Setup of run A:
==> flow/design.v (excerpt) <==
module ellipse_generator
#(
parameter  int  BITS_RES            = 12,             
parameter  int  BITS_RAD            = BITS_RES - 1,   
parameter  bit  USE_ALTERA_IP       = 0               
)
(
  input logic                        clk,               
  input logic                        reset,             
  input logic                        enable,            
  input logic                        run,               
  input logic         [1:0]          quadrant,          
  input logic                        ellipse_filled,    
  input logic  signed [BITS_RES-1:0] Xc,                
  input logic  signed [BITS_RES-1:0] Yc,                
  input logic  signed [BITS_RES-1:0] Xr,                
  input logic  signed [BITS_RES-1:0] Yr,                
  input logic                        ena_pause,         
  output logic                       busy,              
  output logic signed [BITS_RES:0]   X_coord,           
  output logic signed [BITS_RES:0]   Y_coord,           
  output logic                       pixel_data_rdy,    
  output logic                       ellipse_complete   
);
logic               draw_line ;
logic        [1:0]  quadrant_latch ;     
logic        [3:0]  sub_function ;     
logic               inv ;     
  ...
Size in the first run: roughly 6,100 cells after synthesis, about 85 I/O pins, ~0.041 mm2 of cells after synthesis.
make LEC_CHECK=0 ABC_AREA=1 CAP_MARGIN=20 CORE_MARGIN=2 CORE_UTILIZATION=72 CTS_CLUSTER_DIAMETER=301 CTS_CLUSTER_SIZE=98 PLACE_DENSITY=0.38 SETUP_SLACK_MARGIN=-0.17 SLEW_MARGIN=20 finish   # period 3.52 ns
run.sh (not shown) runs the stock make flow with config.mk's settings and CLKGATE_MAP_FILE=.
Run A did not finish; the tool stopped in global routing (5_1_grt) with error GRT-0116.
Edits applied to the flow inputs when going from run A to run B:
Settings: setting PLACE_DENSITY_LB_ADDON to 0.01 for the first time; changing CTS_CLUSTER_DIAMETER from 301 to 241; removing PLACE_DENSITY (formerly 0.38); removing CTS_CLUSTER_SIZE (formerly 98); removing SETUP_SLACK_MARGIN (formerly -0.17); changing the clock period (ns, I/O delays scaled along) from 3.52 to 5.78.
==> comparison <==
Run B had finished all stages when the layout checks came back failing, citing setup timing.
Comparing run A against run B, there is no change at all in fraction of registers with async set/reset.
From run A to run B, die height did not move at all.
Summary of run B over run A: die outline width has remained practically unchanged, number of CTS-inserted buffers up 32.
Max pre-CTS setup slack across run B and run A: run B
Changes observed in run B relative to run A: post-detailed-placement half-perimeter wirelength went down by 18,000 um, synthesized area was more or less identical, number of setup buffers added after CTS went down by 59, number of I/O pins was more or less identical.
### run B -> run C
Settings: clearing PLACE_DENSITY_LB_ADDON, which used to be 0.01; clearing ABC_AREA, which used to be 1; swapping 72 for 40 in CORE_UTILIZATION; clearing CTS_CLUSTER_DIAMETER, which used to be 241; swapping 5.78 for 7.29 in the clock period (ns, I/O delays scaled along).
Findings:
Run C against run B: total number of vias dropped 33%; post-layout worst setup margin climbed 0.41 ns; flip-flop count barely changed; area of the core climbed 0.035 mm2; share of synthesized cell area in full adder, half adder and majority cells climbed 2.5 points.
Looking only at finished layout cell area, and setting everything else aside, the lower value of run C and run B goes to run C.
Buffering overhead: run C < run B
Critical path depth of run C exceeds that of run B by a little under 10%.
Having completed the whole flow, run C delivered a layout that passed the timing, design-rule and antenna checks.
[inputs] run D vs run C
Settings: setting PLACE_DENSITY to 0.38 for the first time; setting ABC_AREA to 1 for the first time; changing CORE_UTILIZATION from 40 to 72; setting CTS_CLUSTER_DIAMETER to 301 for the first time; changing the clock period (ns, I/O delays scaled along) from 7.29 to 3.52.
### Flow results
- The remaining runs in run C and run D completed every stage, whereas run D halted early.
- Run D did not finish: a tool error stopped it during clock tree synthesis (4_1_cts).
- Compared with run C, in run D mux cell area share after synthesis lower, pre-CTS setup slack decreased by 2.44 ns relative to the old numbers, initial core utilization up 33 points, XOR/XNOR share of the synthesized area now smaller.
## Diff of input files: run E against run D
Settings: setting PLACE_DENSITY_LB_ADDON to 0.02 for the first time; changing CTS_CLUSTER_DIAMETER from 301 to 318; setting SETUP_SLACK_MARGIN to 0.58 for the first time; setting CTS_CLUSTER_SIZE to 14 for the first time; removing PLACE_DENSITY (formerly 0.38); changing the clock period (ns, I/O delays scaled along) from 3.52 to 5.76.
Findings:
Run E is listed as incomplete: the tool reported an error in global routing (5_1_grt) and the run ended there. Run D -> run E: fraction of the mapped netlist area in adder cells delta 0, exact match. Between run E and run D, the difference in total cell area reported by yosys after synthesis is negligible. Delta (run E minus run D): row count neither gained nor lost much, post-placement cell area lost 0.0068 mm2, post-synthesis cell count from yosys neither gained nor lost much, HPWL reported at the end of detailed placement lost 19,000 um, number of ports placed on the die boundary neither gained nor lost much. Run E against run D: synthesized-area fraction occupied by and/or/nand/nor cells was more or less identical; post-synthesis net count was more or less identical. Worst setup slack after placement, run E and run D, higher one = run E.

Setup of v35:
ellipse_generator again, from the RTL that the note above started with.
clock: 5.89 ns
lec_check: 0
cap_margin: 20
core_margin: 2
core_utilization: 72
cts_cluster_diameter: 376
cts_cluster_size: 25
max_routing_layer: met4
place_density_lb_addon: 0.02
setup_slack_margin: -0.58
slew_margin: 20
Every stage of v35 finished as expected; the final checks, on the other hand, flagged setup timing, which means the layout fails.
Input changes introduced in v19 (baseline for comparison: v35):
- a deleted MAX_ROUTING_LAYER that had been met4
- an added HOLD_SLACK_MARGIN of 0.29
- a change of SETUP_SLACK_MARGIN from -0.58 to 1.75
- a change of CTS_CLUSTER_SIZE from 25 to 87
- an added ABC_AREA of 1
- a deleted CTS_CLUSTER_DIAMETER that had been 376
- a change of the clock period (ns, I/O delays scaled along) from 5.89 to 5.97
v19: GRT-0116 in 5_1_grt -> run aborted. Summary: with v35 as the reference, die area in v19 moved up by more than 10%. Overall die height of v19 exceeds that of v35 by a few percent. v19 ends up with a number of H-tree levels that is 1 higher than in v35. v19 against v35: number of sinks handled by clock tree synthesis roughly the same, number of buffers inserted during clock tree synthesis +22, effective utilization at floorplan decreased 0.40 points. Compared with v35, v19 shows a summed standard-cell area reported by yosys that is about 12% higher.
> inputs changed (v19 -> v24)
- removing HOLD_SLACK_MARGIN (formerly 0.29)
- changing CTS_CLUSTER_SIZE from 87 to 14
- changing SETUP_SLACK_MARGIN from 1.75 to 1.04
- changing the clock period (ns, I/O delays scaled along) from 5.97 to 7.08
Findings:
For v19, the flow was terminated by a tool error in 5_1_grt and produced no final design. v24: done, clean on timing, DRC and antenna. As far as number of H-tree branching levels goes, v19 and v24 are indistinguishable; the numbers are identical. Reported for v24 and v19, count of flip-flops with a built-in enable after synthesis turned out identical to the last digit. Going from v19 to v24, adder-cell area share of the yosys netlist barely changed, area of the mapped netlist roughly the same, CTS buffer count -2.6%, count of placed standard cells including taps shrank by 109. Pre-CTS worst setup slack: v24 > v19. Diff v24..v19 | count of unique library cells instantiated by Yosys | negligible. Number of buffers added for setup after CTS was lower in v24 than in v19. Re HPWL after detailed placement: v24 is 5.5 mm down on v19.
Setup changes, v24 to v22
- SETUP_SLACK_MARGIN removed (was 1.04)
- CTS_CLUSTER_SIZE removed (was 14)
- PLACE_DENSITY_LB_ADDON removed (was 0.02)
- the clock period (ns, I/O delays scaled along) changed from 7.08 to 5.21
Notes after the runs:
v24 was carried through to the last stage, and its layout satisfied the timing, design-rule and antenna checks.
Seen in the log of v22: GRT-0116 during 5_1_grt, after which the run never completed.
As far as total I/O pin count goes, v24 and v22 are indistinguishable; the numbers are identical.
Weighted congestion reported at the end of routability-driven placement: v22 vs v24 down 3.1%
Re area of the chip: no difference whatsoever between v24 and v22.
Changes in v56 relative to v22:
- CORE_UTILIZATION changed from 72 to 40
- ABC_AREA removed (was 1)
- the clock period (ns, I/O delays scaled along) changed from 5.21 to 7.5
Between v22 and v56, worst slack at placement is lower for v22, v56 comes in above that. v56: core utilization at floorplan lower than v22. v56 closes out successfully: all stages finished, all timing, DRC and antenna checks passed. Summary — chip area in the Yosys report, v56 relative to v22: lower, by 4300 um2. Against v22, instance tally after logic synthesis in v56 fell by more than a quarter. Compared with v22, in v56 net count of the mapped netlist shows a reduction of 24%; xor/xnor cell area share of the yosys netlist moved up.
For v25, these inputs were changed with respect to v56:
- swapping 40 for 72 in CORE_UTILIZATION
- putting CTS_CLUSTER_DIAMETER at 376 where nothing was set
- putting MAX_ROUTING_LAYER at met4 where nothing was set
- putting CTS_CLUSTER_SIZE at 25 where nothing was set
- putting SETUP_SLACK_MARGIN at -0.58 where nothing was set
- swapping 7.5 for 5.89 in the clock period (ns, I/O delays scaled along)
Findings:
- What the final checks of v25 revealed, after a flow that finished every stage, was a layout that fails on setup timing.
- Compared with v56, in v25 proportion of synthesized chip area in sequential cells did not really move; average wire per standard cell went up.
- Highest net fanout along the worst path (v25 over v56): decrease, 2
- Of v25 and v56, the lower met3 layer usage reported by global route belongs to v56.
- | wire length | v56 vs v25 | ≈ equal |
- Wire length of the first global-routing pass: v25 vs v56, no meaningful difference
- The source of the critical timing path comes out px[4] in one run and px[1] in the other, namely in v56 and v25 respectively.
- [compare] base=v56 new=v25: share of final layout cell area taken by clock buffers and inverters dropped 2.6 points, setup fix buffers added after clock tree synthesis climbed 14.

wip/fjord:
Starting RTL as in the previous note.
make LEC_CHECK=0 ABC_AREA=1 CAP_MARGIN=20 CORE_MARGIN=2 CORE_UTILIZATION=72 CTS_CLUSTER_DIAMETER=301 CTS_CLUSTER_SIZE=95 PLACE_DENSITY=0.38 SLEW_MARGIN=20 TNS_END_PERCENT=25 finish   # period 2.77 ns
Stage in which a tool error killed wip/fjord: 4_1_cts.
Relative to wip/fjord, the following input files were edited for wip/sierra:
- CTS_CLUSTER_SIZE: 95 -> unset
- ABC_AREA: 1 -> unset
- TNS_END_PERCENT: 25 -> unset
- CORE_UTILIZATION: 72 -> 52
- CTS_CLUSTER_DIAMETER: 301 -> unset
- PLACE_DENSITY: 0.38 -> unset
- the clock period (ns, I/O delays scaled along): 2.77 -> 7.29
==> results <==
Of wip/fjord and wip/sierra, wip/sierra shows the lower number of standard cells reported by yosys, with wip/fjord above it.
Chip footprint delta for wip/sierra relative to wip/fjord: 14000 sq um higher
Chip area estimate from yosys synthesis (wip/sierra / wip/fjord): 0.897
wip/sierra: done, clean on timing, DRC and antenna
Area of placed instances (higher): wip/fjord
wip/sierra ended up with adder cells as its main combinational cell family by area after synthesis; wip/fjord ended up with simple AND/OR/NAND/NOR gates.
Diff wip/fjord -> wip/sierra: synthesized area divided by synthesized cell count moved up, number of instances in the synthesized netlist moved down.
Sequential cell area fraction in the yosys report in wip/sierra is 2.3 points above wip/fjord.
For unique cell type count in the Yosys netlist, dividing the value from wip/sierra by the value from wip/fjord gives 1.6.
Here is what was changed in the inputs of wip/cedar compared with wip/sierra.
- CORE_UTILIZATION: 52 -> 57
- the clock period (ns, I/O delays scaled along): 7.29 -> 6.26
Notes after the runs:
- wip/cedar: complete, dirty (negative setup slack)
- Changes observed in wip/cedar relative to wip/sierra: worst setup slack lower, total of clock buffers placed in the layout higher.
- A source of the critical timing path of ry2[2] is what wip/sierra shows, while ry2[0] belongs to wip/cedar.
- Between wip/cedar and wip/sierra, the max-slew headroom at the worst pin does not differ in any meaningful way.
- Higher setup slack after placement was reported by wip/sierra, not wip/cedar.
- Compared to wip/sierra, wip/cedar has wire length about 1.3% higher.
Input-level comparison between wip/willow and wip/cedar:
- setting CTS_CLUSTER_SIZE to 25 for the first time
- changing CORE_UTILIZATION from 57 to 70
- setting MAX_ROUTING_LAYER to met4 for the first time
- changing the clock period (ns, I/O delays scaled along) from 6.26 to 5.89
## What came out
- Cell area reported after detailed placement came out higher on wip/willow than on wip/cedar.
- Relative to wip/cedar, the mean routed wirelength per cell of wip/willow is higher by about 3.7%.
- Diff wip/cedar -> wip/willow: routed wire length increased by 1.8% relative to the old numbers, tap cell instance count moved down, sequential share of layout area went down by 0.26 points.
- Area growth from synthesis to final layout: wip/willow vs wip/cedar up 1.7 points
- [flow] wip/willow | stages: complete | final checks: fail | reason: negative setup slack
- wip/willow against wip/cedar: layout filler cell count moved down, combinational share of cell area shows no meaningful change, via count saw an increase.
The inputs of wip/lagoon differ from those of wip/willow as listed below.
- TNS_END_PERCENT now 5, previously not set
- CORE_UTILIZATION now 58, was 70
- CTS_CLUSTER_SIZE no longer set, was 25
- MAX_ROUTING_LAYER no longer set, was met4
- the clock period (ns, I/O delays scaled along) now 7.5, was 5.89
Results
- wip/willow -> wip/lagoon: synthesized chip area reported by yosys delta 0, exact match
- Total routed wire length on the met1 layer (lower): wip/willow
- Of wip/lagoon and wip/willow, the higher global-route usage over all layers belongs to wip/willow.
- wip/lagoon: final-layout setup total negative slack 8.77 ns above wip/willow
- Taking wip/willow as the reference point, the half-perimeter wire length of the detailed placement result of wip/lagoon falls by 1400 um.
- The sole clean run among wip/lagoon and wip/willow is wip/lagoon.
- wip/willow completed end to end; final checks failed (negative setup slack).

ellipse_generator again, from the RTL that the note above started with.
Settings: LEC_CHECK=0, CAP_MARGIN=20, CORE_ASPECT_RATIO=0.54, CORE_MARGIN=2, CORE_UTILIZATION=57, GPL_TIMING_DRIVEN=0, SLEW_MARGIN=15; clock period 6.26 ns.
The first run finished but fails on negative setup slack.
Change:
ABC_AREA = 0   (was unset)
CELL_PAD_IN_SITES_DETAIL_PLACEMENT = 1   (was unset)
CORE_MARGIN = 6   (was 2)
CORE_UTILIZATION = 20   (was 57)
CTS_CLUSTER_DIAMETER = 256   (was unset)
GPL_ROUTABILITY_DRIVEN = 1   (was unset)
HOLD_SLACK_MARGIN = 0.11   (was unset)
SETUP_SLACK_MARGIN = 1.86   (was unset)
What happened: The changed run finished with negative setup slack left; final cell count goes up by 32%; wire length climbs by 22%; setup slack got worse by 0.093 ns; clock skew decreases by 0.0066 ns; design area rose by 15%; utilization came out lower by 39 points; clock-buffer cell count goes down by 2; fmax falls by 1.3%.
Change:
ABC_AREA = unset   (was 0)
CELL_PAD_IN_SITES_DETAIL_PLACEMENT = unset   (was 1)
CORE_ASPECT_RATIO = unset   (was 0.54)
CORE_MARGIN = 2   (was 6)
CORE_UTILIZATION = 66   (was 20)
CTS_CLUSTER_DIAMETER = 51   (was 256)
GPL_ROUTABILITY_DRIVEN = unset   (was 1)
GPL_TIMING_DRIVEN = unset   (was 0)
HOLD_SLACK_MARGIN = unset   (was 0.11)
MAX_ROUTING_LAYER = met4   (was unset)
SETUP_SLACK_MARGIN = unset   (was 1.86)
SLEW_MARGIN = 20   (was 15)
TNS_END_PERCENT = 5   (was unset)
clock period = 7.5 ns   (was 6.26 ns; I/O delays follow)
Result: The new run produced a clean layout. Register-to-register slack improves by 1.6 ns. Die area drops by 70%.
Change:
CORE_MARGIN = 4   (was 2)
CORE_UTILIZATION = 23   (was 66)
CTS_CLUSTER_DIAMETER = 306   (was 51)
GPL_TIMING_DRIVEN = 1   (was unset)
MAX_ROUTING_LAYER = met5   (was met4)
TNS_END_PERCENT = unset   (was 5)
Outcome:
- The changed run ran to the end with no violations
- worst hold slack barely changes
- setup slack gets worse by 0.12 ns
- register-to-register slack degrades by 0.12 ns
- clock skew drops by 0.0059 ns
- critical path depth is unchanged
- via count is lower by about 1.5%
- first-iteration DRC count went down by 12%
- cell area rises by about 3.4%
- sequential share of layout area fell by 0.68 points
Change:
CORE_MARGIN = 2   (was 4)
CORE_UTILIZATION = 65   (was 23)
CTS_CLUSTER_DIAMETER = unset   (was 306)
GPL_TIMING_DRIVEN = unset   (was 1)
MAX_ROUTING_LAYER = unset   (was met5)
clock period = 5.97 ns   (was 7.5 ns; I/O delays follow)
The new run ran to the end with violations: negative setup slack.
Via count grows by a little under a tenth.
Critical path depth goes up by 2.
Final cell count came out lower by roughly a tenth.
Hold slack hardly moves.
Count of clock-buffer cells in the layout went up by 3.
